### design/flow/run.sh
#!/bin/bash
# the make line also repeats each setting of config.mk as NAME=value (left out here)
make -C /OpenROAD-flow-scripts/flow DESIGN_CONFIG=/design/flow/config.mk WORK_HOME=/design/flow/orfs CLKGATE_MAP_FILE= finish
### design/flow/config.mk
export PLATFORM = sky130hd
export DESIGN_NAME = cpu
export DESIGN_NICKNAME = cpu
export VERILOG_FILES = /design/flow/design.v
export SDC_FILE = /design/flow/constraint.sdc
export NUM_CORES = 4
export LEC_CHECK = 0
export ABC_AREA = 1
export CAP_MARGIN = 20
export CELL_PAD_IN_SITES_DETAIL_PLACEMENT = 0
export CORE_ASPECT_RATIO = 0.63
export CORE_MARGIN = 2
export CORE_UTILIZATION = 51
export CTS_CLUSTER_DIAMETER = 201
export CTS_CLUSTER_SIZE = 19
export MAX_ROUTING_LAYER = met5
export SETUP_SLACK_MARGIN = 0.06
export SLEW_MARGIN = 35
### design/flow/constraint.sdc
create_clock -name core_clock -period 6.07 [get_ports {clk}]
set_input_delay 1.2140 -clock core_clock [delete_from_list [all_inputs] [get_ports {clk}]]
set_output_delay 1.2140 -clock core_clock [all_outputs]
set_load 0.01 [all_outputs]
### design/flow/design.v
module mux4_1 #(parameter DATA_WIDTH = 16) (sel, i1, i2, i3, i4, o);
   input [1:0] sel;
   input [DATA_WIDTH-1:0] i1, i2, i3, i4;
   output reg [DATA_WIDTH-1:0] o;
   always @ (*) begin
      case (sel)
         0: o = i1;
         1: o = i2;
         2: o = i3;
         3: o = i4;
      endcase
   end
endmodule
module mux2_1 #(parameter DATA_WIDTH = 16) (sel, i1, i2, o);
   input sel;
   input [DATA_WIDTH-1:0] i1, i2;
   output reg [DATA_WIDTH-1:0] o;
   always @ (*) begin
      case (sel)
         0: o = i1;
         1: o = i2;
      endcase
   end
endmodule
module alu (A, B, func_code, branch_type, alu_out, overflow_flag, bcond);
	input [16-1:0] A;
	input [16-1:0] B;
	input [3:0] func_code;
	input [1:0] branch_type; 
	output reg [16-1:0] alu_out;
	output reg overflow_flag; 
	output reg bcond;
   localparam BNE = 2'd0;
   localparam BEQ = 2'd1;
   localparam BGZ = 2'd2;
   localparam BLZ = 2'd3;
   always @(*) begin
      alu_out = 0;
      overflow_flag = 0;
      bcond = 0;
      case(func_code)
         4'b0000: begin
            alu_out = A + B;
            if((A[16 - 1] === B[16 - 1])
            && (A[16 - 1] !== alu_out[16 -1]))
               overflow_flag = 1;
            else
               overflow_flag = 0;
         end
         4'b0001: begin
            alu_out = A - B;
            if((A[16 - 1] !== B[16 - 1])
            && (A[16 - 1] !== alu_out[16 -1]))
               overflow_flag = 1;
            else
               overflow_flag = 0;
         end
         4'b0010: alu_out = A & B;
         4'b0011: alu_out = A | B;
         4'b0100: alu_out = ~A;
         4'b0101: alu_out = ~A + 1;
         4'b0110: alu_out = {A[14:0], 1'b0};
         4'b0111: alu_out = {A[15], A[15:1]};
         4'b1000: alu_out = A;
         4'b1001: alu_out = B;
         4'b1010: begin
            case(branch_type)
               BNE: bcond = (A != B)? 1 : 0;  
               BEQ: bcond = (A == B)? 1 : 0;  
               BGZ: bcond = (A[15] == 0 && A != 0)? 1 : 0;  
               BLZ: bcond = A[15];  
            endcase
            alu_out = bcond;
         end
         default: begin  
            alu_out = 0;
            overflow_flag = 0;
            bcond = 0;
         end
      endcase
   end
endmodule
module control_unit (opcode, func_code, clk, reset_n, halt, wwd, new_inst, use_rs, use_rt, alu_src, branch, mem_read, mem_write, reg_write, pc_src, reg_dest, reg_src, alu_branch_type, alu_func_code);
	input [3:0] opcode;
	input [5:0] func_code;
	input clk;
	input reset_n;
	output reg halt, wwd, new_inst, use_rs, use_rt;
	output reg alu_src, branch, mem_read, mem_write, reg_write;
	output reg [1:0] pc_src, reg_dest, reg_src, alu_branch_type;
	output reg [3:0] alu_func_code;
	always @(*) begin
		halt = 0;
		wwd = 0;
		reg_dest = 0;
		use_rs = 0;
		use_rt = 0;
		alu_src = 0;
		branch = 0;
		mem_read = 0;
		mem_write = 0;
		reg_write = 0;
		pc_src = 0;
		reg_src = 0;
		new_inst = 0;
		case(opcode)
			4'd15: begin
				case(func_code)
					6'd0, 6'd1, 6'd2, 6'd3: begin
						use_rs = 1;
						use_rt = 1;
						reg_write = 1;
						new_inst = 1;
					end
					6'd4, 6'd5, 6'd6, 6'd7: begin
						use_rs = 1;
						reg_write = 1;
						new_inst = 1;
					end
					6'd25: begin
						use_rs = 1;
						pc_src = 2'b10;
						new_inst = 1;
					end
					6'd26: begin
						reg_dest = 2'b10;
						use_rs = 1;
						pc_src = 2'b10;
						reg_write = 1;
						reg_src = 2'b10;
						new_inst = 1;
					end
					6'd28: begin
						wwd = 1;
						use_rs = 1;
						new_inst = 1;
					end
					6'd29: begin
						halt = 1;
						new_inst = 1;
					end
				endcase
			end
			4'd4, 4'd5: begin
				reg_dest = 2'b01;
				use_rs = 1;
				alu_src = 1;
				reg_write = 1;
				new_inst = 1;
			end
			4'd6: begin
				reg_dest = 2'b01;
				alu_src = 1;
				reg_write = 1;
				new_inst = 1;
			end
			4'd7: begin
				reg_dest = 2'b01;
				use_rs = 1;
				alu_src = 1;
				mem_read = 1;
				reg_write = 1;
				reg_src = 2'b01;
				new_inst = 1;
			end
			4'd8: begin
				use_rs = 1;
				use_rt = 1;
				alu_src = 1;
				mem_write = 1;
				new_inst = 1;
			end
			4'd0, 4'd1: begin
				use_rs = 1;
				use_rt = 1;
				branch = 1;
				pc_src = 2'b00;
				new_inst = 1;
			end
			4'd2, 4'd3: begin
				use_rs = 1;
				branch = 1;
				pc_src = 2'b00;
				new_inst = 1;
			end
			4'd9: begin
				pc_src = 2'b01;
				new_inst = 1;
			end
			4'd10: begin
				reg_dest = 2'b10;
				pc_src = 2'b01;
				reg_write = 1;
				reg_src = 2'b10;
				new_inst = 1;
			end
		endcase
	end
	always @(*) begin
		alu_func_code = 4'd15;
		alu_branch_type = 4'd0;
		case (opcode)
			4'd15: begin
				case(func_code)
					6'd25: alu_func_code = 4'b1000;  
					6'd26: alu_func_code = 4'b1000;  
					6'd28: alu_func_code = 4'b1000;  
					default: alu_func_code = func_code[3:0];
				endcase
			end
			4'd4: alu_func_code = 4'b0000;
			4'd5: alu_func_code = 4'b0011;
			4'd6: alu_func_code = 4'b1001;  
			4'd7, 4'd8: alu_func_code = 4'b0000;
			4'd0, 4'd1 ,4'd2, 4'd3: begin
				alu_func_code = 4'b1010;
				alu_branch_type = opcode[1:0];  
			end
		endcase
	end
endmodule
module register_file (read_out1, read_out2, read1, read2, dest, write_data, reg_write, clk, reset_n);
	input clk, reset_n;
	input [1:0] read1;
	input [1:0] read2;
	input [1:0] dest;
	input reg_write;
	input [16-1:0] write_data;
	output [16-1:0] read_out1;
	output [16-1:0] read_out2;
    reg [16-1:0] RF [4-1:0];  
    assign read_out1 = RF[read1];
    assign read_out2 = RF[read2];
    always @(negedge clk) begin
		if (!reset_n) begin
			RF[0] = 16'b0;
			RF[1] = 16'b0;
			RF[2] = 16'b0;
			RF[3] = 16'b0;
		end
		else begin	
			if (reg_write) RF[dest] <= write_data;
			else RF[dest] <= RF[dest];
		end
    end
endmodule
module immediate_generator (opcode, imm, immediate);
input [3:0] opcode;
input [7:0] imm;
output reg [16-1:0] immediate;
always @(*) begin
    case (opcode)
        4'd4: immediate <= {{8{imm[7]}}, imm[7:0]};
        4'd5: immediate <= {8'b0, imm[7:0]};
        4'd6: immediate <= {imm[7:0], 8'b0};
        4'd7: immediate <= {{8{imm[7]}}, imm[7:0]};
        4'd8: immediate <= {{8{imm[7]}}, imm[7:0]};
        4'd0: immediate <= {{8{imm[7]}}, imm[7:0]};
        4'd1: immediate <= {{8{imm[7]}}, imm[7:0]};
        4'd2: immediate <= {{8{imm[7]}}, imm[7:0]};
        4'd3: immediate <= {{8{imm[7]}}, imm[7:0]};
        default: immediate <= 16'b0;  
    endcase
end
endmodule
module hazard_detect(IFID_IR, IDEX_rd, use_rs, use_rt, IDEX_M_mem_read, is_stall);
	input [16-1:0] IFID_IR;
	input [1:0]  IDEX_rd;
	input use_rs, use_rt;
	input IDEX_M_mem_read;
	output reg is_stall;
	wire [1:0] IFID_rs, IFID_rt;
	assign IFID_rs = IFID_IR[11:10];
	assign IFID_rt = IFID_IR[9:8];
	always @(*) begin
	 	is_stall = (((IFID_rs == IDEX_rd) && use_rs) 
		 || ((IFID_rt == IDEX_rd) && use_rt)) && IDEX_M_mem_read ? 1:0;
	end
endmodule
module forwarding_unit(rs_EX, rt_EX, rd_MEM, reg_write_MEM, rd_WB, reg_write_WB,
                        forward_A, forward_B);
    input [1:0] rs_EX, rt_EX, rd_MEM, rd_WB;
    input reg_write_MEM, reg_write_WB;
    output reg [1:0] forward_A, forward_B;
    always @(*) begin
        if((rs_EX == rd_MEM) && reg_write_MEM) begin
            forward_A = 2'b01;
        end else if((rs_EX == rd_WB) && reg_write_WB) begin
            forward_A = 2'b10;
        end else begin
            forward_A = 2'b00;
        end
        if((rt_EX == rd_MEM) && reg_write_MEM) begin
            forward_B = 2'b01;
        end else if((rt_EX == rd_WB) && reg_write_WB) begin
            forward_B = 2'b10;
        end else begin
            forward_B = 2'b00;
        end
    end
endmodule
module branch_predictor_global_predictor(clk, reset_n, PC, is_flush, is_BJ_type, actual_taken_PC, actual_next_PC, actual_PC, next_PC);
	input clk;
	input reset_n;
	input [16-1:0] PC;
	input is_flush;
	input is_BJ_type;
	input [16-1:0] actual_taken_PC;  
	input [16-1:0] actual_next_PC;  
	input [16-1:0] actual_PC;  
	output reg [16-1:0] next_PC;
	integer i;
	reg [16-5:0] tagtable [0:(2**5)-1];
	reg [16-1:0] btb [0:(2**5)-1];
	reg [1:0] sat_cnt; 
	reg [1:0] hys_cnt;
	reg [1:0] bht_sat [0:(2**5)-1];
	reg [1:0] bht_hys [0:(2**5)-1];
	wire [16-5-1:0] tag; wire [5-1:0] idx;
	assign tag = PC[16-1:5];
	assign idx = PC[5-1:0];
	always @(posedge clk) begin
		if (!reset_n) begin
			tagtable[0] <= ~0;	tagtable[1] <= ~0;	tagtable[2] <= ~0;	tagtable[3] <= ~0;
			tagtable[4] <= ~0;	tagtable[5] <= ~0;	tagtable[6] <= ~0;	tagtable[7] <= ~0;
			tagtable[8] <= ~0;	tagtable[9] <= ~0;	tagtable[10] <= ~0;	tagtable[11] <= ~0;
			tagtable[12] <= ~0;	tagtable[13] <= ~0;	tagtable[14] <= ~0;	tagtable[15] <= ~0;
			tagtable[16] <= ~0;	tagtable[17] <= ~0;	tagtable[18] <= ~0;	tagtable[19] <= ~0;
			tagtable[20] <= ~0;	tagtable[21] <= ~0;	tagtable[22] <= ~0;	tagtable[23] <= ~0;
			tagtable[24] <= ~0;	tagtable[25] <= ~0;	tagtable[26] <= ~0;	tagtable[27] <= ~0;
			tagtable[28] <= ~0;	tagtable[29] <= ~0;	tagtable[30] <= ~0;	tagtable[31] <= ~0;
			btb[0] <= ~0;	btb[1] <= ~0;	btb[2] <= ~0;	btb[3] <= ~0;
			btb[4] <= ~0;	btb[5] <= ~0;	btb[6] <= ~0;	btb[7] <= ~0;
			btb[8] <= ~0;	btb[9] <= ~0;	btb[10] <= ~0;	btb[11] <= ~0;
			btb[12] <= ~0;	btb[13] <= ~0;	btb[14] <= ~0;	btb[15] <= ~0;
			btb[16] <= ~0;	btb[17] <= ~0;	btb[18] <= ~0;	btb[19] <= ~0;
			btb[20] <= ~0;	btb[21] <= ~0;	btb[22] <= ~0;	btb[23] <= ~0;
			btb[24] <= ~0;	btb[25] <= ~0;	btb[26] <= ~0;	btb[27] <= ~0;
			btb[28] <= ~0;	btb[29] <= ~0;	btb[30] <= ~0;	btb[31] <= ~0;
			bht_sat[0] <= ~0;	bht_sat[1] <= ~0;	bht_sat[2] <= ~0;	bht_sat[3] <= ~0;
			bht_sat[4] <= ~0;	bht_sat[5] <= ~0;	bht_sat[6] <= ~0;	bht_sat[7] <= ~0;
			bht_sat[8] <= ~0;	bht_sat[9] <= ~0;	bht_sat[10] <= ~0;	bht_sat[11] <= ~0;
			bht_sat[12] <= ~0;	bht_sat[13] <= ~0;	bht_sat[14] <= ~0;	bht_sat[15] <= ~0;
			bht_sat[16] <= ~0;	bht_sat[17] <= ~0;	bht_sat[18] <= ~0;	bht_sat[19] <= ~0;
			bht_sat[20] <= ~0;	bht_sat[21] <= ~0;	bht_sat[22] <= ~0;	bht_sat[23] <= ~0;
			bht_sat[24] <= ~0;	bht_sat[25] <= ~0;	bht_sat[26] <= ~0;	bht_sat[27] <= ~0;
			bht_sat[28] <= ~0;	bht_sat[29] <= ~0;	bht_sat[30] <= ~0;	bht_sat[31] <= ~0;
			bht_hys[0] <= ~0;	bht_hys[1] <= ~0;	bht_hys[2] <= ~0;	bht_hys[3] <= ~0;
			bht_hys[4] <= ~0;	bht_hys[5] <= ~0;	bht_hys[6] <= ~0;	bht_hys[7] <= ~0;
			bht_hys[8] <= ~0;	bht_hys[9] <= ~0;	bht_hys[10] <= ~0;	bht_hys[11] <= ~0;
			bht_hys[12] <= ~0;	bht_hys[13] <= ~0;	bht_hys[14] <= ~0;	bht_hys[15] <= ~0;
			bht_hys[16] <= ~0;	bht_hys[17] <= ~0;	bht_hys[18] <= ~0;	bht_hys[19] <= ~0;
			bht_hys[20] <= ~0;	bht_hys[21] <= ~0;	bht_hys[22] <= ~0;	bht_hys[23] <= ~0;
			bht_hys[24] <= ~0;	bht_hys[25] <= ~0;	bht_hys[26] <= ~0;	bht_hys[27] <= ~0;
			bht_hys[28] <= ~0;	bht_hys[29] <= ~0;	bht_hys[30] <= ~0;	bht_hys[31] <= ~0;
			sat_cnt <= 0;
			hys_cnt <= 0;
		end else begin
			if (is_BJ_type) begin
				tagtable[actual_PC[5-1:0]] <= actual_PC[16-1:5];
				btb[actual_PC[5-1:0]] <= actual_taken_PC;
				if(actual_next_PC != actual_taken_PC) begin  
					if(sat_cnt == 2'b00)		sat_cnt <= 2'b00;
					else if(sat_cnt == 2'b01) 	sat_cnt <= 2'b00;
					else if(sat_cnt == 2'b10) 	sat_cnt <= 2'b01;
					else 						sat_cnt <= 2'b10;
					if(hys_cnt == 2'b00)		hys_cnt <= 2'b00;
					else if(hys_cnt == 2'b01) 	hys_cnt <= 2'b00;
					else if(hys_cnt == 2'b10) 	hys_cnt <= 2'b00;
					else 						hys_cnt <= 2'b10;
					if(bht_sat[actual_PC[5-1:0]] == 2'b00)		bht_sat[actual_PC[5-1:0]] <= 2'b00;
					else if(bht_sat[actual_PC[5-1:0]] == 2'b01) bht_sat[actual_PC[5-1:0]] <= 2'b00;
					else if(bht_sat[actual_PC[5-1:0]] == 2'b10) bht_sat[actual_PC[5-1:0]] <= 2'b01;
					else 												bht_sat[actual_PC[5-1:0]] <= 2'b10;
					if(bht_hys[actual_PC[5-1:0]] == 2'b00)		bht_hys[actual_PC[5-1:0]] <= 2'b00;
					else if(bht_hys[actual_PC[5-1:0]] == 2'b01) bht_hys[actual_PC[5-1:0]] <= 2'b00;
					else if(bht_hys[actual_PC[5-1:0]] == 2'b10) bht_hys[actual_PC[5-1:0]] <= 2'b00;
					else 												bht_hys[actual_PC[5-1:0]] <= 2'b10;
				end else begin  
					if(sat_cnt == 2'b00) 		sat_cnt <= 2'b01;
					else if(sat_cnt == 2'b01) 	sat_cnt <= 2'b10;
					else if(sat_cnt == 2'b10) 	sat_cnt <= 2'b11;
					else 						sat_cnt <= 2'b11;
					if(hys_cnt == 2'b00) 		hys_cnt <= 2'b01;
					else if(hys_cnt == 2'b01) 	hys_cnt <= 2'b11;
					else if(hys_cnt == 2'b10) 	hys_cnt <= 2'b11;
					else 						hys_cnt <= 2'b11;
					if(bht_sat[actual_PC[5-1:0]] == 2'b00) 		bht_sat[actual_PC[5-1:0]] <= 2'b01;
					else if(bht_sat[actual_PC[5-1:0]] == 2'b01) bht_sat[actual_PC[5-1:0]] <= 2'b10;
					else if(bht_sat[actual_PC[5-1:0]] == 2'b10) bht_sat[actual_PC[5-1:0]] <= 2'b11;
					else 												bht_sat[actual_PC[5-1:0]] <= 2'b11;
					if(bht_hys[actual_PC[5-1:0]] == 2'b00)		bht_hys[actual_PC[5-1:0]] <= 2'b01;
					else if(bht_hys[actual_PC[5-1:0]] == 2'b01) bht_hys[actual_PC[5-1:0]] <= 2'b11;
					else if(bht_hys[actual_PC[5-1:0]] == 2'b10) bht_hys[actual_PC[5-1:0]] <= 2'b11;
					else 												bht_hys[actual_PC[5-1:0]] <= 2'b11;
				end
			end
		end
	end
	always @(*) begin
		if (is_flush) begin
			next_PC = actual_next_PC;
		end else if (tagtable[idx] == tag) begin
			next_PC = (bht_sat[idx] >= 2'b10)? btb[idx] : (PC + 1);
		end else begin
			next_PC = PC + 1;
		end
	end
endmodule
module datapath(clk, reset_n, read_m1, address1, data1, read_m2, write_m2, address2, data2_in, data2_out, num_inst, output_port, is_halted);
	input clk;
	input reset_n;
	output read_m1;
	output [16-1:0] address1;
	output read_m2;
	output write_m2;
	output [16-1:0] address2;
	input [16-1:0] data1;
	input [16-1:0] data2_in;
	output [16-1:0] data2_out;
	output reg [16-1:0] num_inst;
	output reg [16-1:0] output_port;
	output is_halted;
	reg[16-1:0] pc;
	wire[16-1:0] pc_nxt;   
	wire new_inst_if;
	reg[16-1:0] pc_id, instr;
	wire halt_id, use_rs, use_rt; wire[1:0] reg_dest;
	wire alu_src_id, branch_id; wire[1:0] pc_src_id, alu_branch_type_id; wire[3:0] alu_func_code_id;  
	wire mem_read_id, mem_write_id;  
	wire reg_write_id, wwd_id; wire[1:0] reg_src_id; reg new_inst_id;  
	wire stall;
	wire[16-1:0] rf_rs, rf_rt, immed_id;
	wire[1:0] rd_id;
	reg[16-1:0] pc_ex, rf_rs_ex, rf_rt_ex, immed_ex;
	reg[11:0] target;
	reg[1:0] rs_ex, rt_ex, rd_ex;
	wire [16-1:0] actual_taken_pc;  
	reg alu_src_ex, branch_ex; reg[1:0] pc_src_ex, alu_branch_type_ex; reg[3:0] alu_func_code_ex;  
	reg mem_read_ex, mem_write_ex;  
	reg halt_ex, wwd_ex, new_inst_ex, reg_write_ex; reg[1:0] reg_src_ex;  
	wire[16-1:0] alu_out_ex, pc_branch, rf_rs_forwarded, rf_rt_forwarded, alu_operand_B;
	wire alu_overflow_flag, alu_bcond;
	wire[16-1:0] actual_pc;
	wire [1:0] forward_a, forward_b;
	reg[16-1:0] pc_mem, rf_rs_mem, rf_rt_mem, alu_out_mem;
	reg[1:0] rd_mem;
	reg mem_read_mem, mem_write_mem;  
	reg halt_mem, wwd_mem, new_inst_mem, reg_write_mem; reg[1:0] reg_src_mem;  
	reg[16-1:0] mem_read_data;
	reg[16-1:0] pc_wb, rf_rs_wb, alu_out_wb;
	reg[1:0] rd_wb;
	reg halt_wb, wwd_wb, new_inst_wb, reg_write_wb; reg[1:0] reg_src_wb;
	wire[16-1:0] fwd_data_mem;
	assign fwd_data_mem = (reg_src_mem == 2'b10) ? (pc_mem + 16'b1) : alu_out_mem;
	wire[16-1:0] write_data_wb;
	reg fcond1, fcond2, fcond3;
	reg flush;
	reg halt;
	assign read_m1 = 1;
	assign address1 = pc;
	assign write_m2 = mem_write_mem;
	assign read_m2 = mem_read_mem;
	assign address2 = alu_out_mem;
	assign data2_out = rf_rt_mem;
	always @(posedge clk) begin
		if (!reset_n) begin
			instr <= 0;
		end else if(stall) begin 
			instr <= instr;
		end
		else begin
			instr <= data1;
		end
	end
	always @(posedge clk ) begin
		if (!reset_n) begin
			mem_read_data <= 0;
		end else begin
			if(read_m2) begin
				mem_read_data <= data2_in;
			end
		end
	end
	always @(*) begin
		fcond1 = (actual_pc != pc_id);
		fcond2 = (pc_id != 0);
		fcond3 = (pc_ex != 16'hffff);
		flush = (fcond1 & fcond2 & fcond3) ? 1: 0;
	end
	assign is_halted = halt;
	assign actual_taken_pc = branch_ex ? (pc_ex + 16'b1 + immed_ex) : (pc_src_ex == 2'b01 ? {pc_ex[15:12], target} : rf_rs_forwarded);
	always @(posedge clk) begin
		if (!reset_n) begin
			pc <= 0;
			num_inst <= 0; output_port <= 0;
			pc_id <= 0;
			new_inst_id <= 0;
			target <= 0; pc_ex <= 0; rf_rs_ex <= 0; rf_rt_ex <= 0;  immed_ex <= 0;
			rs_ex <= 0; rt_ex <= 0; rd_ex <= 0;
			alu_src_ex <= 0; branch_ex <= 0; pc_src_ex <= 0; alu_branch_type_ex <= 0; alu_func_code_ex <= 0;
			mem_read_ex <= 0; mem_write_ex <= 0;
			halt_ex <= 0; wwd_ex <= 0; new_inst_ex <= 0; reg_write_ex <= 0; reg_src_ex <= 0; 
			pc_mem <= 0; rf_rs_mem <= 0; rf_rt_mem <= 0; alu_out_mem <= 0; 
			rd_mem <= 0; 
			mem_read_mem <= 0; mem_write_mem <= 0;
			halt_mem <= 0; wwd_mem <= 0; new_inst_mem <= 0; reg_write_mem <=0; reg_src_mem <= 0;
			pc_wb <= 0; rf_rs_wb <= 0; alu_out_wb <= 0;
			rd_wb <= 0;
			halt_wb <= 0; wwd_wb <= 0; new_inst_wb <= 0; reg_write_wb <= 0; reg_src_wb <= 0;
			halt <= 0;
		end
		else begin
			if(stall) begin
				pc <= pc;
			end else begin
				pc <= pc_nxt;
			end
			if(!flush & !stall) begin
				pc_id <= pc;
				new_inst_id <= new_inst_if;
			end else if(stall) begin  
				pc_id <= pc_id;
				new_inst_id <= new_inst_id;
			end	else begin  
				pc_id <= ~0;
				new_inst_id <= 0;
			end
			if(!flush & !stall) begin
				target <= instr[11:0]; pc_ex <= pc_id; rf_rs_ex <= rf_rs; rf_rt_ex <= rf_rt; immed_ex <= immed_id;
				rs_ex <= instr[11:10]; rt_ex <= instr[9:8]; rd_ex <= rd_id;
			end else begin
				pc_ex <= ~0;
				target <= 0; rf_rs_ex <= 0; rf_rt_ex <= 0; immed_ex <= 0;
				rs_ex <= 0; rt_ex <= 0; rd_ex <= 0;
			end
			if(!flush && !stall && pc_id != 16'hffff) begin
				alu_src_ex <= alu_src_id; branch_ex <= branch_id; pc_src_ex <= pc_src_id; 
				alu_branch_type_ex <= alu_branch_type_id; alu_func_code_ex <= alu_func_code_id;
				mem_read_ex <= mem_read_id; mem_write_ex <= mem_write_id;
				halt_ex <= halt_id; wwd_ex <= wwd_id; new_inst_ex <= new_inst_id; reg_write_ex <= reg_write_id; reg_src_ex <= reg_src_id;
			end else begin
				alu_src_ex <= 0; branch_ex <= 0; pc_src_ex <= 0; 
				alu_branch_type_ex <= 0; alu_func_code_ex <= 4'd15;
				mem_read_ex <= 0; mem_write_ex <= 0;
				halt_ex <= 0; wwd_ex <= 0; new_inst_ex <= 0; reg_write_ex <= 0; reg_src_ex <= 0; 
			end
			pc_mem <= pc_ex; rf_rs_mem <= rf_rs_forwarded; rf_rt_mem <= rf_rt_forwarded; alu_out_mem <= alu_out_ex; 
			rd_mem <= rd_ex; 
			mem_read_mem <= mem_read_ex; mem_write_mem <= mem_write_ex;
			halt_mem <= halt_ex; wwd_mem <= wwd_ex; new_inst_mem <= new_inst_ex; reg_write_mem <= reg_write_ex; reg_src_mem <= reg_src_ex;
			pc_wb <= pc_mem; rf_rs_wb <= rf_rs_mem; alu_out_wb <= alu_out_mem;
			rd_wb <= rd_mem;
			halt_wb <= halt_mem; wwd_wb <= wwd_mem; new_inst_wb <= new_inst_mem; reg_write_wb <= reg_write_mem; reg_src_wb <= reg_src_mem;
			halt <= halt_wb;
			if (wwd_wb) begin
				output_port <= rf_rs_wb;
			end
			if (new_inst_wb) begin
				num_inst <= num_inst + 1;
			end
		end
	end
	branch_predictor_global_predictor BranchPredictor(
		.clk(clk),
		.reset_n(reset_n),
		.PC(pc),
		.is_flush(flush),
		.is_BJ_type(branch_ex || (pc_src_ex != 2'b0)),
		.actual_taken_PC(actual_taken_pc),
		.actual_next_PC(actual_pc),
		.actual_PC(pc_ex),
		.next_PC(pc_nxt)
	);
	control_unit ControlUnit(
		.opcode(instr[15:12]),
		.func_code(instr[5:0]),
		.clk(clk),
		.reset_n(reset_n),
		.halt(halt_id),
		.wwd(wwd_id),
		.new_inst(new_inst_if),
		.use_rs(use_rs),
		.use_rt(use_rt),
		.alu_src(alu_src_id),
		.branch(branch_id),
		.mem_read(mem_read_id),
		.mem_write(mem_write_id),
		.reg_write(reg_write_id),
		.pc_src(pc_src_id),
		.reg_dest(reg_dest),
		.reg_src(reg_src_id),
		.alu_branch_type(alu_branch_type_id),
		.alu_func_code(alu_func_code_id)
	);
	register_file RegisterFile(
		.clk(clk),
		.reset_n(reset_n),
		.read1(instr[11:10]),
		.read2(instr[9:8]),
		.dest(rd_wb),
		.reg_write(reg_write_wb),
		.write_data(write_data_wb),
		.read_out1(rf_rs),
		.read_out2(rf_rt)
	);
	alu ALU(
		.A(rf_rs_forwarded),
		.B(alu_operand_B),
		.func_code(alu_func_code_ex),
		.branch_type(alu_branch_type_ex),
		.alu_out(alu_out_ex),
		.overflow_flag(alu_overflow_flag),
		.bcond(alu_bcond)
	);
	immediate_generator ImmGen(
		.opcode(instr[15:12]),
		.imm(instr[7:0]),
		.immediate(immed_id)
	);
	mux2_1 MUX_branch(
		.sel(branch_ex & alu_bcond),
		.i1(pc_ex + 16'b1),
		.i2(pc_ex + 16'b1 + immed_ex),
		.o(pc_branch)
	);
	mux4_1 MUX_pc_src(
		.sel(pc_src_ex),
		.i1(pc_branch),
		.i2({pc_ex[15:12], target}),
		.i3(rf_rs_forwarded),
		.i4(pc_branch),
		.o(actual_pc)
	);
	mux2_1 MUX_alu_src(
		.sel(alu_src_ex),
		.i1(rf_rt_forwarded),
		.i2(immed_ex),
		.o(alu_operand_B)
	);
	mux4_1 #(.DATA_WIDTH(2)) MUX_reg_dest(
		.sel(reg_dest),
		.i1(instr[7:6]),
		.i2(instr[9:8]),
		.i3(2'b10),
		.i4(instr[7:6]),
		.o(rd_id)
	);
	mux4_1 MUX_reg_src(
		.sel(reg_src_wb),
		.i1(alu_out_wb),
		.i2(mem_read_data),
		.i3(pc_wb + 16'b1),
		.i4(alu_out_wb),
		.o(write_data_wb)
	);
	hazard_detect HazardDetectionUnit(
		.IFID_IR(instr),
		.IDEX_rd(rd_ex),
		.use_rs(use_rs),
		.use_rt(use_rt),
		.IDEX_M_mem_read(mem_read_ex),
		.is_stall(stall)
	);
	forwarding_unit ForwardingUnit(
		.rs_EX(rs_ex),
		.rt_EX(rt_ex),
		.rd_MEM(rd_mem),
		.reg_write_MEM(reg_write_mem),
		.rd_WB(rd_wb),
		.reg_write_WB(reg_write_wb),
		.forward_A(forward_a),
		.forward_B(forward_b)
	);
	mux4_1 MUX_forwarding_a(
		.sel(forward_a),
		.i1(rf_rs_ex),
		.i2(fwd_data_mem),
		.i3(write_data_wb),
		.i4(rf_rs_ex),
		.o(rf_rs_forwarded)
	);
	mux4_1 MUX_forwarding_b(
		.sel(forward_b),
		.i1(rf_rt_ex),
		.i2(fwd_data_mem),
		.i3(write_data_wb),
		.i4(rf_rt_ex),
		.o(rf_rt_forwarded)
	);
endmodule
module cpu(clk, reset_n, read_m1, address1, data1, read_m2, write_m2, address2, data2_in, data2_out, num_inst, output_port, is_halted);
	input clk;
	input reset_n;
	output read_m1;
	output [16-1:0] address1;
	output read_m2;
	output write_m2;
	output [16-1:0] address2;
	input [16-1:0] data1;
	input [16-1:0] data2_in;
	output [16-1:0] data2_out;
	output [16-1:0] num_inst;
	output [16-1:0] output_port;
	output is_halted;
	datapath Datapath(
		.clk(clk),
		.reset_n(reset_n),
		.read_m1(read_m1),
		.address1(address1),
		.data1(data1),
		.read_m2(read_m2),
		.write_m2(write_m2),
		.address2(address2),
		.data2_in(data2_in),
		.data2_out(data2_out),
		.num_inst(num_inst),
		.output_port(output_port),
		.is_halted(is_halted)
	);
endmodule
==> results of run 1 <==
repair_timing:
| item | in CTS | in global routing |
|---|---|---|
| buffers inserted | 0 | 7 |
| setup endpoints to repair | 0 | 199 |
| resized | 0 | 29 |
layer usage:
metal  part of all wire  GRT usage  vias up  wire length (um)
li1                   -          -    24830                 -
met1               0.45     0.6070    26620            111700
met2               0.36     0.4464     3693             89100
met3               0.17     0.1586      261             42030
met4              0.016    0.06079        8              3984
met5            0.00023          0        -                56
layout make-up:
| type | instances | area [um^2] |
|---|---|---|
| clock buffers | 130 | 2242 |
| multi-input cells | 4797 | 23680 |
| inverters | 674 | 2547 |
| clock inverters | 83 | 569.3 |
| fillers | 11370 | 53870 |
| well taps | 1680 | 2102 |
| repair buffers | 426 | 3831 |
| flip-flops and latches | 1361 | 36550 |
| diodes | 1 | 2.502 |
==> reports/qor.csv, run 1 <==
stage,metric,value,unit
sta,worst-slew-pin-transition,1.072,ns
placed_design,place.detailed.instances,8930,
clocking,cts.reportedPaths.clkPinSlew,0.09,ns
power_and_ir_drop,netSwitchingPower,4.880,mW
clocking,cts-buffers-inserted,81,
job,drv_cap,0,
global_route,grt_usage,0.3728,
placed_design,dpl_cell_area,68560,um^2
yosys,netlist_instances,7361,
power_and_ir_drop,combinationalPower,1.74,mW
sta,relative_slew_margins,0.2776,
yosys,netlist.top_cell.by_area,edfxtp_1,
critical_path,cell_family_with_most_cp_delay,simple AND/OR/NAND/NOR gates,
critical_path,worstSetupEndpoint,Datapath.BranchPredictor.bht_sat[28][0]$_SDFFCE_PN1P_,
yosys,sequential_share_of_the_synthesized_area,0.5662,
sta,final_min_period_over_clock_period,0.9653,
power_and_ir_drop,power.combinational.fraction,0.095,
yosys,synth_largest_type_area_fraction,0.4319,
power_and_ir_drop,power-per-cell-area,255.7,nW/um^2
power_and_ir_drop,leakage,25.78,nW
clocking,cts-root-buf,clkbuf_16,
power_and_ir_drop,sw_frac_of_total,0.2669,
yosys,synth.yosys.chip_area,64530,um^2
clocking,clock_latency,0.74,ns
die,fp-utilization,0.5146,
sta,fin_worst_skew,0.03098,ns
die,fp-row-count,103,
yosys,asyncSetResetFlopFracSynth,0,
yosys,synth-main-ff-cell,edfxtp_1,
detailed_routing,antenna_left,0,
min_path,worstHoldStart,Datapath.rf_rs_mem[14]$_SDFF_PN0_,
clocking,cts_tree,built,
global_route,global_route_wire_length_before_repair,352.5,mm
yosys,most_common_cell,nor2_1,
cells_and_area,postLayoutCellArea,71520,um^2
job,openroad.warnings,143,
yosys,most_used_standard_cells_in_the_synthesized_netlist,"nor2_1 (1313), nand2_1 (1298), edfxtp_1 (928)",
status,run_status,finished clean,
die,top_level_ports,118,
sta,maxSlewViolCount,0,
detailed_routing,drt_iter0_markers,8873,
clocking,clock_sinks,1361,
yosys,post_synth.cell_area_avg,8.766,um^2
die,die_width,452.1,um
yosys,netlist_area_pre_place,64530,um^2
min_path,worst_hold_path.endpoint,Datapath.rf_rs_wb[14]$_SDFF_PN0_,
critical_path,timing.critical_path.arrival,6.45,ns
power_and_ir_drop,power.internal,13.40,mW
cells_and_area,instances_no_fill,9152,
yosys,yosys_register_bits,1361,
sta,final.setup.worst_slack,0.2108,ns
global_route,globalRouteOverflowTotal,0,
sta,layout_min_cycle_time,5.859,ns
cells_and_area,finalCoreUtilization,0.5704,
critical_path,max_stage_delay,0.44,ns
yosys,synth-xor-area-share,0.008958,
detailed_routing,detail_route.first_pass.iterations,6,
critical_path,startpoint,Datapath.pc_wb[4]$_SDFF_PN0_,
cells_and_area,final_nets,7523,
power_and_ir_drop,max-vdd-ir-drop,213.8,uV
yosys,post_synth_fa_ha_maj_area_fraction,0.01664,
power_and_ir_drop,seqPwrFrac,0.561,
power_and_ir_drop,power.sequential.total,10.2,mW
global_route,number_of_global_route_vias_before_repair,49070,
clocking,number_of_buffers_on_the_longest_clock_path,3,
critical_path,worstSetupStartpointType,register,
sta,fmax,170.7,MHz
placed_design,place.detailed.hpwl,172.6,mm
min_path,hold_depth,2,
sta,final_hold_viol_count,0,
placed_design,routabilityCongestion,1.049,
detailed_routing,routedWlPerCell,26.97,um
critical_path,critical_path_peak_fanout,24,
die,placeableCoreArea,125400,um^2
detailed_routing,routed_via_density,6.054,
critical_path,reg2reg_from,Datapath.pc_wb[4]$_SDFF_PN0_,
critical_path,worstSetupPathType,reg -> reg,
critical_path,master_of_the_slowest_instance_on_the_critical_path,dfxtp_1,
global_route,antenna_violations_before_repair,11,
sta,grt_setup_unrepaired,no,
global_route,pin_count_of_the_biggest_net_entering_global_routing,155,
clocking,hold_fix_buffers_cts,0,
detailed_routing,finalWirelength,246.9,mm
detailed_routing,routed-via-count,55410,
critical_path,r2r_slack,0.21,ns
yosys,synthesis.nets,7479,
yosys,multiplexer_area_fraction_after_synthesis,0.001086,
die,chip_area,129500,um^2
critical_path,cell_occurring_most_often_along_the_worst_timing_path,nand2_1,
sta,totalNegativeSetupSlack,0,ns
critical_path,rr_endpoint,Datapath.BranchPredictor.bht_sat[28][0]$_SDFFCE_PN1P_,
min_path,hold_class,reg -> reg,
yosys,yosys_cells,7361,
yosys,yosysWarningCount,12,
placed_design,pre_cts_slack,0.1199,ns
yosys,synthDistinctLibCells,65,
critical_path,critical_path.n_buffers_inverters,5,
critical_path,req_time_crit_path,6.66,ns
power_and_ir_drop,clock_power_share,0.345,
yosys,synth.comb.largest_family,simple AND/OR/NAND/NOR gates,
critical_path,worstSetupPathDepth,29,
yosys,yosys.area_share.aoi,0.1452,
yosys,synth-simple-area-share,0.1897,
critical_path,worst-r2r-cell-count,29,
sta,fin_hold_ws,0.4159,ns
clocking,h-tree-depth,3,
yosys,edff_count_synth,928,
cells_and_area,area.growth.synth_to_final,10.84,%
power_and_ir_drop,power.group.top,registers,
critical_path,endpoint_kind,register,
power_and_ir_drop,reported_clock_group_power,6.30,mW
power_and_ir_drop,total_power,18.28,mW
detailed_routing,drt_drc_violations_left,0,
die,die_h,286.3,um
placed_design,port_buffers,116,
sta,finalSetupViolCount,0,
yosys,synthTopCellsByArea,"edfxtp_1 (43%), dfxtp_1 (13%), nor2_1 (7.6%)",
==> inputs of run 2 (changes only) <==
Settings changed: ABC_AREA 1 to 0, CORE_ASPECT_RATIO 0.63 to 1.06, CORE_UTILIZATION 51 to 72, CTS_CLUSTER_SIZE 19 to 44, PLACE_DENSITY set to 0.37, SETUP_SLACK_MARGIN 0.06 to -0.2.
Clock period 6.07 ns to 4.79 ns, I/O delays scaled along.
==> run 2 against run 1 <==
The flow now stops in 5_1_grt. Area after synthesis down 2.1%. Die area down 30%. Synthesized cell count down 28%.
==> reports/qor.csv, run 2 <==
stage,metric,value,unit
placed_design,port_buffers,116,
status,run_status,did not finish,
yosys,synth.yosys.chip_area,63150,um^2
clocking,cts-buffers-inserted,36,
yosys,yosys_register_bits,1361,
yosys,most_used_standard_cells_in_the_synthesized_netlist,"edfxtp_1 (928), nand2_1 (802), nor2_1 (697)",
die,chip_area,90100,um^2
yosys,multiplexer_area_fraction_after_synthesis,0.1385,
yosys,synth-xor-area-share,0.01789,
die,top_level_ports,118,
yosys,synth_largest_type_area_fraction,0.4413,
yosys,yosys_cells,5295,
yosys,synthTopCellsByArea,"edfxtp_1 (44%), dfxtp_1 (14%), mux4_2 (12%)",
clocking,number_of_buffers_on_the_longest_clock_path,3,
yosys,asyncSetResetFlopFracSynth,0,
die,die_h,308.9,um
yosys,netlist_instances,5295,
yosys,post_synth_fa_ha_maj_area_fraction,0.01732,
clocking,hold_fix_buffers_cts,0,
placed_design,routabilityCongestion,1.113,
yosys,yosysWarningCount,12,
yosys,synth-main-ff-cell,edfxtp_1,
status,failed_stage,5_1_grt,
yosys,yosys.area_share.aoi,0.07531,
placed_design,place.detailed.hpwl,148.2,mm
yosys,most_common_cell,edfxtp_1,
yosys,netlist.top_cell.by_area,edfxtp_1,
die,fp-row-count,111,
yosys,post_synth.cell_area_avg,11.93,um^2
die,placeableCoreArea,86660,um^2
die,fp-utilization,0.7287,
yosys,synthesis.nets,5413,
clocking,h-tree-depth,2,
clocking,clock_sinks,1361,
yosys,netlist_area_pre_place,63150,um^2
yosys,edff_count_synth,928,
yosys,sequential_share_of_the_synthesized_area,0.5785,
clocking,cts-root-buf,clkbuf_16,
yosys,synth-simple-area-share,0.1342,
die,die_width,291.7,um
yosys,synthDistinctLibCells,105,
yosys,synth.comb.largest_family,multiplexers,
==> run 2: timing repair <==
item / CTS
endpoints found under the setup margin: 202
resized: 207
buffers inserted: 105
pin swaps: 91
cloned: 18
==> run 2: per-stage QoR <==
step / TNS, ns / setup WS, ns / cell area, um^2 / std cells
floorplan: -74.04 / -0.5099 / 63680 / 5295
global placement: -275.61 / -1.548 / 69820 / 6726
detailed placement: -280.92 / -1.615 / 69890 / 6726
CTS: -202.65 / -1.110 / 73190 / 6958
==> inputs of run 3 (changes only) <==
Settings changed: ABC_AREA 0 to not set, CAP_MARGIN 20 to 35, CELL_PAD_IN_SITES_DETAIL_PLACEMENT 0 to 1, CORE_ASPECT_RATIO 1.06 to not set, CORE_MARGIN 2 to 4, CORE_UTILIZATION 72 to 40, CTS_CLUSTER_DIAMETER 201 to not set, CTS_CLUSTER_SIZE 44 to 87, GPL_ROUTABILITY_DRIVEN set to 1, GPL_TIMING_DRIVEN set to 1, MAX_ROUTING_LAYER met5 to met4, PLACE_DENSITY 0.37 to not set, SETUP_SLACK_MARGIN -0.2 to 1.58, TNS_END_PERCENT set to 80.
Clock period 4.79 ns to 8.47 ns, I/O delays scaled along.
==> run 3 against run 2 <==
The run now finishes clean. Area after synthesis did not move. Die area up 82%. Synthesized cell count is the same.
==> reports/qor.csv, run 3 <==
stage,metric,value,unit
yosys,yosys_cells,5295,
yosys,post_synth.cell_area_avg,11.93,um^2
yosys,synth.comb.largest_family,multiplexers,
die,placeableCoreArea,156600,um^2
detailed_routing,detail_route.first_pass.iterations,6,
cells_and_area,area.growth.synth_to_final,15.05,%
yosys,synth-xor-area-share,0.01789,
global_route,pin_count_of_the_biggest_net_entering_global_routing,165,
clocking,cts-root-buf,clkbuf_16,
cells_and_area,postLayoutCellArea,72650,um^2
yosys,synthDistinctLibCells,105,
yosys,yosys_register_bits,1361,
clocking,cts_tree,built,
critical_path,max_stage_delay,0.45,ns
clocking,cts.reportedPaths.clkPinSlew,0.06,ns
job,openroad.warnings,137,
job,drv_cap,0,
clocking,clock_sinks,1361,
critical_path,startpoint,Datapath.reg_src_wb[0]$_SDFF_PN0_,
placed_design,dpl_cell_area,66950,um^2
power_and_ir_drop,seqPwrFrac,0.487,
die,fp-utilization,0.4034,
yosys,asyncSetResetFlopFracSynth,0,
cells_and_area,instances_no_fill,7570,
yosys,most_used_standard_cells_in_the_synthesized_netlist,"edfxtp_1 (928), nand2_1 (802), nor2_1 (697)",
yosys,edff_count_synth,928,
yosys,synth-main-ff-cell,edfxtp_1,
yosys,multiplexer_area_fraction_after_synthesis,0.1385,
power_and_ir_drop,netSwitchingPower,3.697,mW
yosys,synthesis.nets,5413,
clocking,number_of_buffers_on_the_longest_clock_path,3,
global_route,grt_usage,0.2721,
placed_design,place.detailed.hpwl,147.0,mm
min_path,hold_depth,2,
placed_design,routabilityCongestion,0.9849,
die,top_level_ports,118,
sta,final_min_period_over_clock_period,0.8050,
yosys,post_synth_fa_ha_maj_area_fraction,0.01732,
die,die_h,405.3,um
yosys,sequential_share_of_the_synthesized_area,0.5785,
yosys,netlist.top_cell.by_area,edfxtp_1,
placed_design,place.detailed.instances,7221,
yosys,synth-simple-area-share,0.1342,
sta,totalNegativeSetupSlack,0,ns
power_and_ir_drop,max-vdd-ir-drop,183.7,uV
sta,finalSetupViolCount,0,
critical_path,cell_family_with_most_cp_delay,simple AND/OR/NAND/NOR gates,
sta,fmax,146.7,MHz
yosys,yosysWarningCount,12,
global_route,antenna_violations_before_repair,5,
yosys,netlist_area_pre_place,63150,um^2
yosys,synth.yosys.chip_area,63150,um^2
critical_path,worst-r2r-cell-count,25,
die,fp-row-count,145,
yosys,most_common_cell,edfxtp_1,
power_and_ir_drop,power-per-cell-area,209.0,nW/um^2
detailed_routing,routed-via-count,45160,
yosys,yosys.area_share.aoi,0.07531,
critical_path,timing.critical_path.arrival,7.48,ns
clocking,cts-buffers-inserted,146,
sta,layout_min_cycle_time,6.818,ns
sta,grt_setup_unrepaired,no,
die,die_width,405.3,um
critical_path,rr_endpoint,Datapath.BranchPredictor.bht_sat[10][0]$_SDFFCE_PN1P_,
sta,final_hold_viol_count,0,
critical_path,worstSetupStartpointType,register,
detailed_routing,drt_drc_violations_left,0,
critical_path,req_time_crit_path,9.13,ns
min_path,hold_class,reg -> reg,
power_and_ir_drop,reported_clock_group_power,6.83,mW
yosys,synth_largest_type_area_fraction,0.4413,
sta,maxSlewViolCount,0,
sta,relative_slew_margins,0.3703,
critical_path,r2r_slack,1.65,ns
global_route,globalRouteOverflowTotal,0,
critical_path,endpoint_kind,register,
cells_and_area,finalCoreUtilization,0.4640,
yosys,netlist_instances,5295,
power_and_ir_drop,power.internal,11.48,mW
detailed_routing,routedWlPerCell,28.96,um
power_and_ir_drop,power.combinational.fraction,0.063,
detailed_routing,routed_via_density,5.965,
detailed_routing,antenna_left,0,
critical_path,reg2reg_from,Datapath.reg_src_wb[0]$_SDFF_PN0_,
power_and_ir_drop,total_power,15.18,mW
critical_path,worstSetupPathDepth,25,
critical_path,worstSetupEndpoint,Datapath.BranchPredictor.bht_sat[10][0]$_SDFFCE_PN1P_,
power_and_ir_drop,clock_power_share,0.450,
clocking,clock_latency,0.82,ns
sta,worst-slew-pin-transition,0.9347,ns
critical_path,critical_path.n_buffers_inverters,4,
critical_path,critical_path_peak_fanout,32,
global_route,number_of_global_route_vias_before_repair,46800,
power_and_ir_drop,combinationalPower,959,uW
power_and_ir_drop,leakage,23.74,nW
power_and_ir_drop,sw_frac_of_total,0.2435,
clocking,h-tree-depth,4,
global_route,global_route_wire_length_before_repair,320.9,mm
die,chip_area,164300,um^2
status,run_status,finished clean,
yosys,synthTopCellsByArea,"edfxtp_1 (44%), dfxtp_1 (14%), mux4_2 (12%)",
sta,fin_worst_skew,0.06574,ns
detailed_routing,finalWirelength,219.2,mm
detailed_routing,drt_iter0_markers,4551,
cells_and_area,final_nets,5505,
critical_path,worstSetupPathType,reg -> reg,
power_and_ir_drop,power.sequential.total,7.39,mW
min_path,worst_hold_path.endpoint,Datapath.wwd_ex$_SDFF_PP0_,
critical_path,master_of_the_slowest_instance_on_the_critical_path,or4b_1,
power_and_ir_drop,power.group.top,registers,
placed_design,port_buffers,116,
## run 3: metal layers
metal  wire length (um)  vias to the layer above  global-route usage
met3              17040                      494             0.04480
met1              85080                    23290              0.3386
li1                   -                    19240                   -
met2             105900                     2130              0.4392
met5                  0                        -                   -
met4              11280                        0              0.1221
## run 3: what timing repair did
item                       CTS  global route
resized                     32            38
hold buffers                 0             0
setup buffers                1             9
setup endpoints to repair  222           201
pin swaps                    1             9
cloned                       0             2
## run 3: per-stage QoR
step,worst slack (ns),hold WS [ns]
after floorplan,1.694,0.4102
after detailed placement,0.7718,0.4199
after global routing,1.583,0.4286
final,1.652,0.4182
after CTS,1.584,0.4032
after global placement,0.9517,0.4163
## run 3: final cells by class
class / count / area (um^2)
Inverter: 178 / 684.4
Clock inverter: 150 / 1356
Timing Repair inverter: 1 / 5.005
Sequential cell: 1361 / 36560
Antenna cell: 3 / 7.507
Fill cell: 16190 / 83910
Multi-Input combinational cell: 3316 / 24730
Tap cell: 2058 / 2575
Clock buffer: 184 / 3933
Timing Repair Buffer: 319 / 2813
==> inputs of run 4 (changes only) <==
Settings changed: ABC_AREA set to 0, CAP_MARGIN 35 to 10, CELL_PAD_IN_SITES_DETAIL_PLACEMENT 1 to 0, CORE_ASPECT_RATIO set to 0.63, CORE_MARGIN 4 to 2, CORE_UTILIZATION 40 to 72, CTS_CLUSTER_DIAMETER set to 201, CTS_CLUSTER_SIZE 87 to 44, GPL_ROUTABILITY_DRIVEN 1 to not set, GPL_TIMING_DRIVEN 1 to not set, MAX_ROUTING_LAYER met4 to met5, SETUP_SLACK_MARGIN 1.58 to 0.3, TNS_END_PERCENT 80 to not set.
Clock period 8.47 ns to 4.13 ns, I/O delays scaled along.
==> run 4 against run 3 <==
The flow now stops in 5_1_grt. Area after synthesis unchanged. Synthesized cell count unchanged. Die area down 45%.
==> reports/qor.csv, run 4 <==
stage,metric,value,unit
status,run_status,did not finish,
status,failed_stage,5_1_grt,
status,first_error,[ERROR GRT-0232] Routing congestion too high. Check the congestion heatmap in the GUI.,
placed_design,place.detailed.hpwl,172.1,mm
die,die_width,377.1,um
yosys,synth-xor-area-share,0.01789,
die,fp-utilization,0.7246,
yosys,yosys_cells,5295,
clocking,hold_fix_buffers_cts,0,
yosys,multiplexer_area_fraction_after_synthesis,0.1385,
die,top_level_ports,118,
yosys,netlist.top_cell.by_area,edfxtp_1,
yosys,netlist_instances,5295,
yosys,synth_largest_type_area_fraction,0.4413,
yosys,synth.yosys.chip_area,63150,um^2
yosys,synth.comb.largest_family,multiplexers,
yosys,yosys.area_share.aoi,0.07531,
yosys,synth-main-ff-cell,edfxtp_1,
global_route,globalRouteOverflowTotal,83,
placed_design,port_buffers,116,
yosys,synthTopCellsByArea,"edfxtp_1 (44%), dfxtp_1 (14%), mux4_2 (12%)",
placed_design,pre_cts_slack,-2.431,ns
yosys,synthesis.nets,5413,
yosys,yosys_register_bits,1361,
die,chip_area,90160,um^2
yosys,most_used_standard_cells_in_the_synthesized_netlist,"edfxtp_1 (928), nand2_1 (802), nor2_1 (697)",
yosys,netlist_area_pre_place,63150,um^2
die,fp-row-count,86,
yosys,synthDistinctLibCells,105,
die,placeableCoreArea,87160,um^2
yosys,post_synth.cell_area_avg,11.93,um^2
clocking,clock_sinks,1361,
yosys,edff_count_synth,928,
placed_design,dpl_cell_area,70690,um^2
placed_design,place.detailed.instances,6849,
clocking,cts-root-buf,clkbuf_16,
die,die_h,239.1,um
yosys,asyncSetResetFlopFracSynth,0,
clocking,h-tree-depth,2,
yosys,synth-simple-area-share,0.1342,
yosys,yosysWarningCount,12,
placed_design,routabilityCongestion,1.103,
yosys,sequential_share_of_the_synthesized_area,0.5785,
yosys,most_common_cell,edfxtp_1,
yosys,post_synth_fa_ha_maj_area_fraction,0.01732,
clocking,cts-buffers-inserted,36,
clocking,number_of_buffers_on_the_longest_clock_path,3,
global_route,grt_usage,0.7606,
-- run 4: timing repair --
action	4_1_cts
gates cloned	15
endpoints found under the setup margin	490
setup buffers	107
endpoints found under the hold margin	0
gates resized	301
pin swaps	109
-- run 4: per-stage QoR --
stage | util | TNS, ns
2_1_floorplan | - | -204.53
3_3_place_gp | 0.8106 | -467.32
3_5_place_dp | 0.8110 | -496.58
4_1_cts | 0.8559 | -440.24
-- run 4: metal layers --
layer / track usage / GRT overflow
met1: 0.8104 / 1
met2: 0.8710 / 44
met3: 0.6774 / 9
met4: 0.6199 / 28
met5: 0.4167 / 1
==> inputs of run 5 (changes only) <==
Settings changed: CAP_MARGIN 10 to 20, CORE_ASPECT_RATIO 0.63 to 1.06, PLACE_DENSITY set to 0.35, SETUP_SLACK_MARGIN 0.3 to -0.2.
Clock period 4.13 ns to 4.79 ns, I/O delays scaled along.
==> run 5 against run 4 <==
The run again fails in 5_1_grt. Area after synthesis unchanged. Synthesized cell count is the same. Die area about the same.
==> reports/qor.csv, run 5 <==
stage,metric,value,unit
yosys,yosysWarningCount,12,
yosys,edff_count_synth,928,
placed_design,place.detailed.hpwl,148.2,mm
clocking,h-tree-depth,2,
yosys,synth.comb.largest_family,multiplexers,
die,die_h,308.9,um
yosys,post_synth_fa_ha_maj_area_fraction,0.01732,
die,placeableCoreArea,86660,um^2
yosys,synth-simple-area-share,0.1342,
die,fp-utilization,0.7287,
yosys,synthTopCellsByArea,"edfxtp_1 (44%), dfxtp_1 (14%), mux4_2 (12%)",
yosys,yosys.area_share.aoi,0.07531,
placed_design,port_buffers,116,
clocking,cts-root-buf,clkbuf_16,
yosys,multiplexer_area_fraction_after_synthesis,0.1385,
status,failed_stage,5_1_grt,
placed_design,routabilityCongestion,1.113,
yosys,most_used_standard_cells_in_the_synthesized_netlist,"edfxtp_1 (928), nand2_1 (802), nor2_1 (697)",
yosys,sequential_share_of_the_synthesized_area,0.5785,
clocking,hold_fix_buffers_cts,0,
yosys,yosys_cells,5295,
yosys,synth_largest_type_area_fraction,0.4413,
yosys,yosys_register_bits,1361,
yosys,synth-main-ff-cell,edfxtp_1,
yosys,netlist_instances,5295,
clocking,clock_sinks,1361,
yosys,netlist.top_cell.by_area,edfxtp_1,
clocking,cts-buffers-inserted,36,
yosys,synth-xor-area-share,0.01789,
yosys,post_synth.cell_area_avg,11.93,um^2
yosys,synthesis.nets,5413,
yosys,most_common_cell,edfxtp_1,
status,run_status,did not finish,
die,chip_area,90100,um^2
die,die_width,291.7,um
yosys,netlist_area_pre_place,63150,um^2
die,top_level_ports,118,
die,fp-row-count,111,
yosys,synth.yosys.chip_area,63150,um^2
clocking,number_of_buffers_on_the_longest_clock_path,3,
yosys,synthDistinctLibCells,105,
yosys,asyncSetResetFlopFracSynth,0,
[run 5: per-stage QoR]
step | area, um^2 | hold slack [ns] | std cells | power (mW) | setup WS [ns]
3_5_place_dp | 69890 | 0.4200 | 6726 | 15.13 | -1.615
4_1_cts | 73190 | 0.4510 | 6958 | 20.00 | -1.110
2_1_floorplan | 63680 | 0.4119 | 5295 | 14.36 | -0.5099
3_3_place_gp | 69820 | 0.4147 | 6726 | 15.01 | -1.548
[run 5: timing repair]
| item | CTS |
|---|---|
| setup buffers | 105 |
| gates resized | 207 |
| setup endpoints to repair | 202 |
| gates cloned | 18 |
| pin swaps | 91 |
==> inputs of run 6 (changes only) <==
Settings changed: CORE_ASPECT_RATIO 1.06 to 0.63, CORE_UTILIZATION 72 to 63, CTS_CLUSTER_SIZE 44 to 19, PLACE_DENSITY 0.35 to not set, SETUP_SLACK_MARGIN -0.2 to 0.06.
Clock period 4.79 ns to 4.95 ns, I/O delays scaled along.
==> run 6 against run 5 <==
Now fails the layout checks on setup timing. Area after synthesis unchanged. Die area rose by 14%. Synthesized cell count unchanged.
==> reports/qor.csv, run 6 <==
stage,metric,value,unit
placed_design,pre_cts_slack,-1.823,ns
power_and_ir_drop,power-per-cell-area,292.7,nW/um^2
sta,final_min_period_over_clock_period,1.266,
critical_path,critical_path_peak_fanout,6,
placed_design,routabilityCongestion,1.114,
power_and_ir_drop,sw_frac_of_total,0.2504,
critical_path,master_of_the_slowest_instance_on_the_critical_path,dfxtp_4,
global_route,pin_count_of_the_biggest_net_entering_global_routing,84,
yosys,netlist_area_pre_place,63150,um^2
sta,relative_slew_margins,0.3338,
critical_path,max_stage_delay,0.39,ns
global_route,antenna_violations_before_repair,11,
cells_and_area,flop_area,36570,um^2
clocking,cts-buffers-inserted,81,
sta,finalSetupViolCount,208,
clocking,h-tree-depth,3,
yosys,netlist.top_cell.by_area,edfxtp_1,
detailed_routing,antenna_left,0,
critical_path,cell_family_with_most_cp_delay,simple AND/OR/NAND/NOR gates,
yosys,yosys.area_share.aoi,0.07531,
yosys,synth-simple-area-share,0.1342,
detailed_routing,drt_drc_violations_left,0,
clocking,cts_tree,built,
detailed_routing,detail_route.first_pass.iterations,6,
power_and_ir_drop,clock_power_share,0.338,
critical_path,timing.critical_path.arrival,6.85,ns
yosys,synthTopCellsByArea,"edfxtp_1 (44%), dfxtp_1 (14%), mux4_2 (12%)",
yosys,asyncSetResetFlopFracSynth,0,
clocking,clock_sinks,1361,
job,drv_cap,0,
die,fp-utilization,0.6335,
sta,layout_min_cycle_time,6.268,ns
cells_and_area,final_nets,5997,
cells_and_area,area.growth.synth_to_final,19.47,%
yosys,yosys_cells,5295,
sta,fmax,159.5,MHz
clocking,clock_latency,0.74,ns
yosys,synthDistinctLibCells,105,
status,so_faults,setup timing,
die,chip_area,102900,um^2
critical_path,rr_endpoint,Datapath.BranchPredictor.bht_sat[7][1]$_SDFFCE_PN1P_,
critical_path,cell_occurring_most_often_along_the_worst_timing_path,buf_4,
critical_path,reg2reg_from,Datapath.pc_wb[1]$_SDFF_PN0_,
yosys,edff_count_synth,928,
global_route,global_route_wire_length_before_repair,321.6,mm
clocking,hold_fix_buffers_cts,0,
power_and_ir_drop,power.combinational.fraction,0.091,
detailed_routing,finalWirelength,225.7,mm
power_and_ir_drop,combinationalPower,2.00,mW
global_route,globalRouteOverflowTotal,0,
critical_path,worstSetupPathDepth,31,
placed_design,port_buffers,116,
yosys,multiplexer_area_fraction_after_synthesis,0.1385,
critical_path,worstSetupStartpointType,register,
sta,worst-slew-pin-transition,0.9992,ns
yosys,netlist_instances,5295,
yosys,synth-xor-area-share,0.01789,
sta,totalNegativeSetupSlack,-231.92,ns
job,openroad.warnings,136,
sta,final.setup.worst_slack,-1.318,ns
detailed_routing,drt_iter0_markers,8754,
die,placeableCoreArea,99690,um^2
die,fp-row-count,92,
min_path,hold_depth,1,
yosys,synth-main-ff-cell,edfxtp_1,
power_and_ir_drop,netSwitchingPower,5.531,mW
cells_and_area,finalCoreUtilization,0.7569,
critical_path,req_time_crit_path,5.53,ns
power_and_ir_drop,leakage,25.83,nW
sta,maxSlewViolCount,0,
power_and_ir_drop,reported_clock_group_power,7.46,mW
yosys,yosysWarningCount,12,
sta,final_hold_viol_count,0,
power_and_ir_drop,seqPwrFrac,0.571,
yosys,synth.comb.largest_family,multiplexers,
global_route,grt_usage,0.4357,
critical_path,critical_path.n_buffers_inverters,9,
status,run_status,"complete, but fails checks",
power_and_ir_drop,power.group.top,registers,
detailed_routing,routed-via-count,48650,
cells_and_area,fill_cells,6326,
power_and_ir_drop,power.internal,16.56,mW
yosys,post_synth.cell_area_avg,11.93,um^2
detailed_routing,routedWlPerCell,31.13,um
placed_design,place.detailed.instances,6955,
yosys,sequential_share_of_the_synthesized_area,0.5785,
die,die_h,255.3,um
power_and_ir_drop,power.sequential.total,12.6,mW
sta,grt_setup_unrepaired,yes,
yosys,yosys_register_bits,1361,
yosys,synthesis.nets,5413,
sta,fin_worst_skew,0.04861,ns
yosys,synth.yosys.chip_area,63150,um^2
min_path,worst_hold_path.endpoint,Datapath.rf_rs_wb[9]$_SDFF_PN0_,
die,die_width,402.9,um
yosys,most_common_cell,edfxtp_1,
critical_path,worstSetupEndpoint,Datapath.BranchPredictor.bht_sat[7][1]$_SDFFCE_PN1P_,
cells_and_area,area.combinational,25950,um^2
die,top_level_ports,118,
clocking,cts.reportedPaths.clkPinSlew,0.10,ns
critical_path,worstSetupPathType,reg -> reg,
yosys,synth_largest_type_area_fraction,0.4413,
yosys,most_used_standard_cells_in_the_synthesized_netlist,"edfxtp_1 (928), nand2_1 (802), nor2_1 (697)",
min_path,hold_class,reg -> reg,
placed_design,place.detailed.hpwl,159.5,mm
critical_path,r2r_slack,-1.32,ns
critical_path,endpoint_kind,register,
detailed_routing,routed_via_density,6.708,
yosys,post_synth_fa_ha_maj_area_fraction,0.01732,
power_and_ir_drop,max-vdd-ir-drop,347.7,uV
cells_and_area,instances_no_fill,7252,
min_path,worstHoldStart,Datapath.rf_rs_mem[9]$_SDFF_PN0_,
critical_path,startpoint,Datapath.pc_wb[1]$_SDFF_PN0_,
global_route,number_of_global_route_vias_before_repair,45880,
clocking,cts-root-buf,clkbuf_16,
clocking,number_of_buffers_on_the_longest_clock_path,3,
critical_path,worst-r2r-cell-count,31,
==> run 6: area by class of cell <==
class                      instances  share of cell area
sequential                      1361              0.4847
multi-input combinational       3321              0.3440
timing repair buffer             872              0.1039
clock buffer                     117             0.02950
tap                             1316             0.02182
inverter                         178            0.009055
clock inverter                    82            0.006866
antenna                            5           0.0001658
==> run 6: routing by layer <==
layer | wire, um | GRT usage | up-vias
met3 | 47200 | 0.2223 | 409
met2 | 85200 | 0.5424 | 4282
met5 | 40 | 0 | -
li1 | - | - | 20220
met1 | 87700 | 0.6753 | 23740
met4 | 5585 | 0.08843 | 6
==> run 6: repair_timing <==
item | in CTS | in global routing
pin swaps | 77 | 45
gates resized | 196 | 85
cloned | 13 | 5
endpoints found under the setup margin | 233 | 233
buffers inserted | 61 | 18
==> run 6: metrics by stage <==
step	hold slack (ns)	cell area [um^2]	power [mW]
after detailed placement	0.4169	70430	14.75
after floorplan	0.4119	63680	13.89
after CTS	0.4285	74790	21.94
final	0.4348	75450	22.09
after global placement	0.4152	70380	14.71
after global routing	0.4555	75440	22.53
==> inputs of run 7 (changes only) <==
Settings changed: ABC_AREA 0 to 1, CAP_MARGIN 20 to 40, CELL_PAD_IN_SITES_DETAIL_PLACEMENT 0 to 1, CORE_ASPECT_RATIO 0.63 to not set, CORE_UTILIZATION 63 to 31, CTS_CLUSTER_DIAMETER 201 to 315, CTS_CLUSTER_SIZE 19 to not set, HOLD_SLACK_MARGIN set to 0.16, MAX_ROUTING_LAYER met5 to not set, PLACE_DENSITY_LB_ADDON set to 0.27, SETUP_SLACK_MARGIN 0.06 to 0.95, SLEW_MARGIN 35 to 15.
Clock period 4.95 ns to 4.77 ns, I/O delays scaled along.
==> run 7 against run 6 <==
Utilization fell by 36 points. Register-to-register slack better by 0.97 ns. Fmax up 22%. Wire length increased by 22%. Non-clock buffer count fell by 19. The layout still fails its checks (setup timing). Global-route usage is 19 points lower.
==> reports/qor.csv, run 7 <==
stage,metric,value,unit
clocking,clock_latency,0.85,ns
yosys,synthesis.nets,7479,
yosys,asyncSetResetFlopFracSynth,0,
power_and_ir_drop,power.combinational.fraction,0.089,
clocking,cts-root-buf,clkbuf_16,
critical_path,worstSetupPathDepth,37,
sta,relative_slew_margins,0.3120,
yosys,netlist_area_pre_place,64530,um^2
detailed_routing,drt_iter0_markers,6044,
yosys,yosys_cells,7361,
yosys,netlist_instances,7361,
power_and_ir_drop,leakage,29.87,nW
yosys,yosys_register_bits,1361,
sta,final_min_period_over_clock_period,1.073,
job,drv_cap,0,
critical_path,endpoint_kind,register,
power_and_ir_drop,sw_frac_of_total,0.2656,
yosys,synth_largest_type_area_fraction,0.4319,
status,so_faults,setup timing,
detailed_routing,routed_via_density,5.401,
critical_path,worst-r2r-cell-count,37,
min_path,hold_class,reg -> reg,
yosys,synthTopCellsByArea,"edfxtp_1 (43%), dfxtp_1 (13%), nor2_1 (7.6%)",
critical_path,worstSetupPathType,reg -> reg,
critical_path,critical_path_peak_fanout,7,
critical_path,worstSetupStartpointType,register,
detailed_routing,antenna_left,0,
yosys,edff_count_synth,928,
power_and_ir_drop,clock_power_share,0.442,
yosys,synthDistinctLibCells,65,
min_path,hold_depth,2,
placed_design,place.detailed.hpwl,182.0,mm
yosys,synth.yosys.chip_area,64530,um^2
yosys,post_synth_fa_ha_maj_area_fraction,0.01664,
power_and_ir_drop,max-vdd-ir-drop,410.6,uV
sta,final_hold_viol_count,0,
die,placeableCoreArea,207100,um^2
placed_design,pre_cts_slack,-0.6490,ns
global_route,grt_usage,0.2483,
power_and_ir_drop,total_power,27.79,mW
cells_and_area,fill_cells,23860,
yosys,synth-main-ff-cell,edfxtp_1,
clocking,number_of_buffers_on_the_longest_clock_path,3,
critical_path,critical_path.n_buffers_inverters,15,
critical_path,cell_family_with_most_cp_delay,buffers and inverters,
yosys,synth.comb.largest_family,simple AND/OR/NAND/NOR gates,
power_and_ir_drop,reported_clock_group_power,12.3,mW
global_route,global_route_wire_length_before_repair,392.4,mm
placed_design,port_buffers,116,
yosys,multiplexer_area_fraction_after_synthesis,0.001086,
critical_path,r2r_slack,-0.35,ns
yosys,synth-xor-area-share,0.008958,
critical_path,cell_occurring_most_often_along_the_worst_timing_path,buf_6,
sta,grt_setup_unrepaired,yes,
critical_path,worstSetupEndpoint,Datapath.BranchPredictor.bht_sat[10][1]$_SDFFCE_PN1P_,
min_path,worst_hold_path.endpoint,Datapath.rf_rs_wb[7]$_SDFF_PN0_,
cells_and_area,area.growth.synth_to_final,26.23,%
sta,worst-slew-pin-transition,1.032,ns
critical_path,req_time_crit_path,5.47,ns
yosys,most_common_cell,nor2_1,
global_route,pin_count_of_the_biggest_net_entering_global_routing,150,
clocking,h-tree-depth,4,
detailed_routing,routed-via-count,58460,
detailed_routing,drt_drc_violations_left,0,
yosys,synth-simple-area-share,0.1897,
die,fp-row-count,167,
yosys,netlist.top_cell.by_area,edfxtp_1,
sta,finalSetupViolCount,202,
detailed_routing,detail_route.first_pass.iterations,5,
detailed_routing,finalWirelength,274.5,mm
power_and_ir_drop,power.sequential.total,13.0,mW
die,die_width,460.2,um
sta,layout_min_cycle_time,5.118,ns
power_and_ir_drop,netSwitchingPower,7.380,mW
clocking,cts-buffers-inserted,154,
critical_path,max_stage_delay,0.35,ns
critical_path,master_of_the_slowest_instance_on_the_critical_path,a221o_1,
placed_design,routabilityCongestion,0.9284,
yosys,yosys.area_share.aoi,0.1452,
global_route,globalRouteOverflowTotal,0,
critical_path,reg2reg_from,Datapath.rd_wb[0]$_SDFF_PN0_,
detailed_routing,routedWlPerCell,25.36,um
critical_path,startpoint,Datapath.rd_wb[0]$_SDFF_PN0_,
sta,fmax,195.4,MHz
power_and_ir_drop,combinationalPower,2.48,mW
sta,final.setup.worst_slack,-0.3482,ns
sta,fin_worst_skew,0.06381,ns
die,top_level_ports,118,
yosys,sequential_share_of_the_synthesized_area,0.5662,
clocking,hold_fix_buffers_cts,0,
die,chip_area,211800,um^2
job,openroad.warnings,138,
clocking,cts_tree,built,
yosys,yosysWarningCount,12,
power_and_ir_drop,power-per-cell-area,341.2,nW/um^2
die,fp-utilization,0.3116,
power_and_ir_drop,power.group.top,registers,
sta,maxSlewViolCount,0,
global_route,antenna_violations_before_repair,9,
yosys,post_synth.cell_area_avg,8.766,um^2
min_path,worstHoldStart,Datapath.rf_rs_mem[7]$_SDFF_PN0_,
status,run_status,"complete, but fails checks",
==> run 7: timing repair <==
action                                 CTS  global route
pin swaps                               80           120
setup endpoints to repair              516           601
endpoints found under the hold margin    0             0
gates cloned                             5            13
gates resized                          213           376
buffers inserted                        49            57
==> run 7: per-stage QoR <==
step,area (um^2),hold WS (ns),util,setup TNS [ns],cells
finish,81450,0.4166,0.3934,-51.33,10820
floorplan,65190,0.3905,-,0,7361
global route,81450,0.4367,0.3934,-104.16,10820
global placement,72490,0.3994,0.3501,-76.84,10340
detailed placement,72600,0.4058,0.3506,-109.21,10350
CTS,79200,0.4195,0.3825,-7.859,10750
==> run 7: area by class of cell <==
| type | instances | area, um^2 | share of cell area |
|---|---|---|---|
| Antenna cell | 2 | 5.005 | 0.00006144 |
| Clock buffer | 207 | 4268 | 0.05240 |
| Clock inverter | 139 | 1017 | 0.01249 |
| Inverter | 674 | 2600 | 0.03192 |
| Multi-Input combinational cell | 4799 | 25820 | 0.3170 |
| Sequential cell | 1361 | 36580 | 0.4491 |
| Tap cell | 2788 | 3488 | 0.04283 |
| Timing Repair Buffer | 853 | 7676 | 0.09424 |
==> run 7: metal layers <==
| layer | track usage | up-vias | part of all wire |
|---|---|---|---|
| met5 | 0 | - | 0.000047 |
| met4 | 0.1266 | 2 | 0.059 |
| met3 | 0.03680 | 631 | 0.075 |
| met2 | 0.4080 | 2399 | 0.47 |
| met1 | 0.3171 | 29510 | 0.40 |
| li1 | - | 25920 | - |
Power figures rest on the tool's default switching activity, not on a simulated workload.
